== juniper ==
// TNS_dec_33
module TNS_dec_33(
    input wire clk,
    input wire rst_n,
    input wire [32:0] codein,
    output reg [30 - 1 : 0] dataout
    );
For scale: ~910 cells after synthesis, about 65 I/O pins, roughly 9500 sq um of cells after synthesis.
clock: 6.48 ns
lec_check: 0
abc_area: 0
cap_margin: 10
cell_pad_in_sites_detail_placement: 0
cell_pad_in_sites_global_placement: 3
core_margin: 2
core_utilization: 35
cts_cluster_diameter: 132
cts_cluster_size: 89
max_routing_layer: met5
place_density_lb_addon: 0.28
setup_slack_margin: 1.61
slew_margin: 20
tns_end_percent: 85
run.sh (not shown) runs the stock make flow with config.mk's settings and CLKGATE_MAP_FILE=.
Ran to the end and failed final checks on setup timing: juniper.
Edits applied to the flow inputs when going from juniper to lagoon:
==> flow/config.mk <==
export PLATFORM = sky130hd
export DESIGN_NAME = TNS_dec_33
export DESIGN_NICKNAME = TNS_dec_33
export VERILOG_FILES = /design/flow/design.v
export SDC_FILE = /design/flow/constraint.sdc
export NUM_CORES = 4
export LEC_CHECK = 0
export ABC_AREA = 0
export CAP_MARGIN = 20
export CORE_MARGIN = 2
export CORE_UTILIZATION = 72
export HOLD_SLACK_MARGIN = -0.09
export SLEW_MARGIN = 20
==> flow/constraint.sdc <==
create_clock -name core_clock -period 6.58 [get_ports {clk}]
set_input_delay 1.3160 -clock core_clock [delete_from_list [all_inputs] [get_ports {clk}]]
set_output_delay 1.3160 -clock core_clock [all_outputs]
set_load 0.01 [all_outputs]
## What came out
Delta (lagoon minus juniper): post-detailed-placement half-perimeter wirelength increased about 10%, area fraction in compound gates essentially unchanged, vertical extent of the die decreased 50 um, chip area decreased about 50%, post-CTS repair timing setup buffer count increased 14.
Reported for lagoon and juniper, count of library flops with an enable pin turned out identical to the last digit.
Cell area reported after detailed placement: lagoon vs juniper down 230 sq um
Comparing lagoon and juniper, the higher core region area is on juniper.
Nothing crashed in juniper and all stages finished; the problem is that the final layout failed, the offending checks being setup timing.
As the logs show, lagoon stopped at 5_1_grt after a tool error, so it never reached the end of the flow.
Here is what was changed in the inputs of xenon compared with lagoon.
==> flow/config.mk <==
export PLATFORM = sky130hd
export DESIGN_NAME = TNS_dec_33
export DESIGN_NICKNAME = TNS_dec_33
export VERILOG_FILES = /design/flow/design.v
export SDC_FILE = /design/flow/constraint.sdc
export NUM_CORES = 4
export LEC_CHECK = 0
export ABC_AREA = 1
export CAP_MARGIN = 20
export CORE_MARGIN = 2
export CORE_UTILIZATION = 66
export SLEW_MARGIN = 20
==> flow/constraint.sdc <==
create_clock -name core_clock -period 15.5 [get_ports {clk}]
set_input_delay 3.1000 -clock core_clock [delete_from_list [all_inputs] [get_ports {clk}]]
set_output_delay 3.1000 -clock core_clock [all_outputs]
set_load 0.01 [all_outputs]
Results
Going from lagoon to xenon, area after detailed placement shrank by a few percent. Count of cells resized by post-cts repair is lower on xenon. xenon finished all stages; the layout is clean. What xenon reported for die area has to be multiplied by 0.862 to get the figure for lagoon. In xenon, floorplan core density is lower than in lagoon. In the metrics for xenon and lagoon, the one carrying the higher yosys stat chip area is xenon. When xenon is measured against lagoon, its pre-CTS worst setup slack turns out 7.32 ns higher.
Changes in yarrow relative to xenon:
-- flow/config.mk --
<<< xenon, line 9
export CAP_MARGIN = 20
export CORE_MARGIN = 2
export CORE_UTILIZATION = 66
export SLEW_MARGIN = 20
>>> yarrow, line 9
export CAP_MARGIN = 20
export CORE_MARGIN = 2
export CORE_UTILIZATION = 64
export CTS_CLUSTER_DIAMETER = 223
export CTS_CLUSTER_SIZE = 97
export SLEW_MARGIN = 20
==> flow/constraint.sdc <==
create_clock -name core_clock -period 6.28 [get_ports {clk}]
set_input_delay 1.2560 -clock core_clock [delete_from_list [all_inputs] [get_ports {clk}]]
set_output_delay 1.2560 -clock core_clock [all_outputs]
set_load 0.01 [all_outputs]
==> results <==
- Summary of xenon and yarrow: one run falls short of a clean finish, namely yarrow.
- Compare xenon and yarrow | core utilization higher: yarrow
- xenon and yarrow ended up with nearly the same clock transition at the registers of the reported paths.

The RTL this note starts from:
==> flow/design.v <==
`timescale 1ns / 1ps
module TNS_dec_33(
    input wire clk,
    input wire rst_n,
    input wire [32:0] codein,
    output reg [30 - 1 : 0] dataout
    );
    wire [30 - 1 : 0] dataout_wire;
    assign dataout_wire = (codein[32]*847425747) + (codein[31]*564950498) + (codein[30]*282475249) + 
                    (codein[29]*121060821) + (codein[28]*80707214) + (codein[27]*40353607) + 
                    (codein[26]*17294403) + (codein[25]*11529602) + (codein[24]*5764801) + 
                    (codein[23]*2470629) + (codein[22]*1647086) + (codein[21]*823543) + 
                    (codein[20]*352947) + (codein[19]*235298) + (codein[18]*117649) + (codein[17]*50421) + (codein[16]*33614) + 
                    (codein[15]*16807) + (codein[14]*7203) + (codein[13]*4802) + (codein[12]*2401) + (codein[11]*1029) +
                    (codein[10]*686) + (codein[9]*343) + (codein[8]*147) + (codein[7]*98) + (codein[6]*49) +
                    (codein[5]*21) + (codein[4]*14) + (codein[3]*7) + (codein[2]*3) + (codein[1]*2) +
                    (codein[0]*1);
    always @(posedge clk or negedge rst_n) begin
        if (~rst_n) begin
            dataout <= 0;
        end
        else begin
            dataout <= dataout_wire;
        end
    end
endmodule
clock: 4.89 ns
lec_check: 0
abc_area: 1
cap_margin: 20
core_margin: 2
core_utilization: 64
hold_slack_margin: 0.3
setup_slack_margin: 1.46
slew_margin: 20
The baseline completed and failed the layout checks on setup timing.
Next try:
CAP_MARGIN = 30   (was 20)
CORE_UTILIZATION = 72   (was 64)
CTS_CLUSTER_SIZE = 76   (was default)
SETUP_SLACK_MARGIN = -0.38   (was 1.46)
Result: With this change the flow stopped in global routing (5_1_grt) with DPL-0038; area after synthesis is unchanged; synthesized cell count is unchanged; die size went down by 11%.
Next try:
CAP_MARGIN = 20   (was 30)
CORE_UTILIZATION = 40   (was 72)
CTS_CLUSTER_SIZE = default   (was 76)
HOLD_SLACK_MARGIN = default   (was 0.3)
SETUP_SLACK_MARGIN = default   (was -0.38)
clock period = 8.8 ns   (was 4.89 ns; I/O delays follow)
Outcome: This time the run completed with no timing, DRC or antenna violations. Synthesized cell count stays the same. Area after synthesis stays the same. Die area rises by 77%.
Next try:
ABC_AREA = default   (was 1)
CELL_PAD_IN_SITES_GLOBAL_PLACEMENT = 1   (was default)
CORE_UTILIZATION = 59   (was 40)
clock period = 12.0 ns   (was 8.8 ns; I/O delays follow)
Effect:
- The changed run finished clean
- worst hold slack improved by 640 ps
- sequential share of layout area increases by 0.51 points
- worst setup slack gains 1900 ps
- global-route usage goes up by 8.2 points
- cell area falls by 7.2%
- via count goes down by 12%

RTL: the design.v shown in full above, as it stands there.
clock: 6.48 ns
lec_check: 0
abc_area: 1
cap_margin: 10
core_margin: 2
core_utilization: 58
cts_cluster_diameter: 29
cts_cluster_size: 56
max_routing_layer: met5
place_density_lb_addon: 0.28
setup_slack_margin: 1.61
slew_margin: 20
tns_end_percent: 85
The starting point ran to the end with violations: negative setup slack.
Change:
ABC_AREA = 0   (was 1)
CELL_PAD_IN_SITES_DETAIL_PLACEMENT = 1   (was default)
CELL_PAD_IN_SITES_GLOBAL_PLACEMENT = 3   (was default)
CORE_UTILIZATION = 35   (was 58)
CTS_CLUSTER_DIAMETER = 276   (was 29)
CTS_CLUSTER_SIZE = 89   (was 56)
MIN_ROUTING_LAYER = met2   (was default)
The new run finished but fails on negative setup slack; setup slack loses 630 ps; final area shrinks by 1.9%.
Change:
CAP_MARGIN = 0   (was 10)
CELL_PAD_IN_SITES_DETAIL_PLACEMENT = 0   (was 1)
CELL_PAD_IN_SITES_GLOBAL_PLACEMENT = 0   (was 3)
CTS_CLUSTER_DIAMETER = 337   (was 276)
GPL_ROUTABILITY_DRIVEN = 0   (was default)
GPL_TIMING_DRIVEN = 0   (was default)
SETUP_SLACK_MARGIN = default   (was 1.61)
The new run completed, yet does not pass: negative setup slack.
Setup slack gets better by 19 ps.
Cell area came out lower by 12%.
Utilization decreases by 5.7 points.
Routed wire length fell by about 20%.
Change:
ABC_AREA = 1   (was 0)
CAP_MARGIN = 20   (was 0)
CELL_PAD_IN_SITES_DETAIL_PLACEMENT = default   (was 0)
CELL_PAD_IN_SITES_GLOBAL_PLACEMENT = default   (was 0)
CORE_UTILIZATION = 72   (was 35)
CTS_CLUSTER_DIAMETER = 29   (was 337)
CTS_CLUSTER_SIZE = 56   (was 89)
GPL_ROUTABILITY_DRIVEN = default   (was 0)
GPL_TIMING_DRIVEN = default   (was 0)
HOLD_SLACK_MARGIN = 0.29   (was default)
MIN_ROUTING_LAYER = default   (was met2)
After rerunning: This time the run failed in 5_1_grt (GRT-0232). Area after synthesis went up by a few percent. Die area drops by well over a third. Synthesized cell count went up by a quarter to a third.

Starts from the design.v that is shown in full above.
Settings: LEC_CHECK=0, CAP_MARGIN=20, CELL_PAD_IN_SITES_GLOBAL_PLACEMENT=2, CORE_ASPECT_RATIO=0.78, CORE_MARGIN=2, CORE_UTILIZATION=32, CTS_CLUSTER_SIZE=18, SETUP_SLACK_MARGIN=-0.1, SLEW_MARGIN=20; clock period 12.0 ns.
Change:
CAP_MARGIN = 15   (was 20)
CELL_PAD_IN_SITES_DETAIL_PLACEMENT = 2   (was unset)
CORE_UTILIZATION = 25   (was 32)
GPL_ROUTABILITY_DRIVEN = 0   (was unset)
HOLD_SLACK_MARGIN = -0.06   (was unset)
MAX_ROUTING_LAYER = met4   (was unset)
PLACE_DENSITY_LB_ADDON = 0.12   (was unset)
The new run produced a clean layout.
Non-clock buffer count went down by 1.
Final area went up by 0.90%.
Hold slack loses 0.33 ns.
Wire length went up by 15%.
Synthesized cell count stays the same.
Flip-flop count does not change.
Change:
GPL_TIMING_DRIVEN = 0   (was unset)
MIN_ROUTING_LAYER = met2   (was unset)
Effect: Utilization stays flat; cell area is about the same; synthesized area stays the same; global-route usage is higher by 8.0 points; non-clock buffer count stays the same; sequential share of layout area is about the same; critical path depth is unchanged.
Change:
ABC_AREA = 1   (was unset)
CAP_MARGIN = 20   (was 15)
CELL_PAD_IN_SITES_DETAIL_PLACEMENT = unset   (was 2)
CELL_PAD_IN_SITES_GLOBAL_PLACEMENT = unset   (was 2)
CORE_ASPECT_RATIO = unset   (was 0.78)
CORE_UTILIZATION = 40   (was 25)
CTS_CLUSTER_SIZE = unset   (was 18)
GPL_ROUTABILITY_DRIVEN = unset   (was 0)
GPL_TIMING_DRIVEN = unset   (was 0)
HOLD_SLACK_MARGIN = unset   (was -0.06)
MAX_ROUTING_LAYER = unset   (was met4)
MIN_ROUTING_LAYER = unset   (was met2)
PLACE_DENSITY_LB_ADDON = unset   (was 0.12)
SETUP_SLACK_MARGIN = unset   (was -0.1)
After rerunning:
- clock-buffer cell count increases by 1
- fmax increases by about 12%
- cell count increases by about 4%
- wire length decreases by about 14%
- final area increases by 4.2%
